==> inputs of nickel <==
==> flow/design.v <==
module izhikevich_neuron #(parameter DT = 16'h0100)  
(
    input wire clk,
    input wire rst,
    input wire [15:0] I,           
    output reg spike               
);
    reg signed [15:0] v, u;
    wire signed [15:0] a = 16'h0051;    
    wire signed [15:0] b = 16'h0200;    
    wire signed [15:0] c = -16'sd16640;  
    wire signed [15:0] d = 16'h0800;    
    wire signed [15:0] v_sq;
    wire signed [15:0] term1, term2, term3, dv_raw, du_raw;
    wire signed [15:0] bv;
    localparam signed [15:0] V_THRESH = 16'd7680;  
    cordic_mult sq_v (.x(v), .y(v), .out(v_sq));
    cordic_mult mul_004 (.x(16'h0148), .y(v_sq), .out(term1));
    cordic_mult mul_5v (.x(16'h0500), .y(v), .out(term2));
    assign term3 = 16'd35840;  
    assign dv_raw = term1 + term2 + term3 - u + I;
    cordic_mult mul_bv (.x(b), .y(v), .out(bv));
    assign du_raw = (bv - u);
    wire signed [15:0] du;
    cordic_mult mul_a (.x(a), .y(du_raw), .out(du));
    wire signed [31:0] dv_dt = dv_raw * $signed(DT);
    wire signed [31:0] du_dt = du * $signed(DT);
    always @(posedge clk or posedge rst) begin
        if (rst) begin
            v <= c;
            u <= 0;
            spike <= 0;
        end else begin
            if (v >= V_THRESH) begin
                v <= c;
                u <= u + d;
                spike <= 1;
            end else begin
                v <= v + dv_dt[23:8];  
                u <= u + du_dt[23:8];
                spike <= 0;
            end
        end
    end
endmodule
module cordic_mult(
    input signed [15:0] x,
    input signed [15:0] y,
    output signed [15:0] out
);
    wire signed [31:0] temp;
    assign temp = x * y;
    assign out = temp[23:8];  
endmodule
==> flow/run.sh <==
#!/bin/bash
# the make line also repeats each setting of config.mk as NAME=value (left out here)
make -C /OpenROAD-flow-scripts/flow DESIGN_CONFIG=/design/flow/config.mk WORK_HOME=/design/flow/orfs CLKGATE_MAP_FILE= finish
==> flow/config.mk <==
export PLATFORM = sky130hd
export DESIGN_NAME = izhikevich_neuron
export DESIGN_NICKNAME = izhikevich_neuron
export VERILOG_FILES = /design/flow/design.v
export SDC_FILE = /design/flow/constraint.sdc
export NUM_CORES = 4
export LEC_CHECK = 0
export ABC_AREA = 1
export CAP_MARGIN = 20
export CORE_ASPECT_RATIO = 0.7
export CORE_MARGIN = 2
export CORE_UTILIZATION = 72
export CTS_CLUSTER_DIAMETER = 332
export CTS_CLUSTER_SIZE = 100
export PLACE_DENSITY = 0.6
export SETUP_SLACK_MARGIN = 3.96
export SLEW_MARGIN = 20
export TNS_END_PERCENT = 10
==> flow/constraint.sdc <==
create_clock -name core_clock -period 13.4 [get_ports {clk}]
set_input_delay 2.6800 -clock core_clock [delete_from_list [all_inputs] [get_ports {clk}]]
set_output_delay 2.6800 -clock core_clock [all_outputs]
set_load 0.01 [all_outputs]
==> fjord (differences from nickel) <==
--- a/flow/config.mk
+++ b/flow/config.mk
@@ -9,10 +9,6 @@
 export CAP_MARGIN = 20
-export CORE_ASPECT_RATIO = 0.7
 export CORE_MARGIN = 2
 export CORE_UTILIZATION = 72
-export CTS_CLUSTER_DIAMETER = 332
-export CTS_CLUSTER_SIZE = 100
-export PLACE_DENSITY = 0.6
-export SETUP_SLACK_MARGIN = 3.96
+export MAX_ROUTING_LAYER = met4
+export SETUP_SLACK_MARGIN = 1.88
 export SLEW_MARGIN = 20
-export TNS_END_PERCENT = 10
==> flow/constraint.sdc (replaced) <==
create_clock -name core_clock -period 6.49 [get_ports {clk}]
set_input_delay 1.2980 -clock core_clock [delete_from_list [all_inputs] [get_ports {clk}]]
set_output_delay 1.2980 -clock core_clock [all_outputs]
set_load 0.01 [all_outputs]
==> comparison <==
- fjord aborted during global routing. nickel ran to the end with no violations.
- In die size, nickel and fjord hardly differ.
- Area after synthesis is the same in fjord and nickel.
- In synthesized cell count, nickel and fjord do not differ.
==> figures <==
Adder and majority cell fraction of the synthesized area: nickel 0.5201; fjord 0.5201
Half-perimeter wire length after detailed placement: nickel 32.21 mm; fjord 38.35 mm
Number of gates resized after cts: nickel 138; fjord 265
Final estimated routing congestion in global placement: nickel 0.9250; fjord 0.9895
Result of the run: nickel timing/DRC/antenna clean; fjord did not finish
Last stage reached: nickel -; fjord global routing
Total core area: nickel 21510 um^2; fjord 21620 um^2
Number of buffers inserted to repair setup after CTS: nickel 61; fjord 57
Effective utilization at floorplan: nickel 0.7294; fjord 0.7256
Worst Setup Slack post-DPL: nickel 1244 ps; fjord -4804 ps
Row cnt: nickel 45; fjord 54
Instance area after placement: nickel 16290 um^2; fjord 18640 um^2
Cells after DPL: nickel 2297; fjord 2543
Die Y-Extent: nickel 127.5 um; fjord 151.6 um
Chip area: nickel 23000 um^2; fjord 22990 um^2
Die width: nickel 180.4 um; fjord 151.6 um
XOR/XNOR Fraction of Synth Area: nickel 0.04618; fjord 0.04618
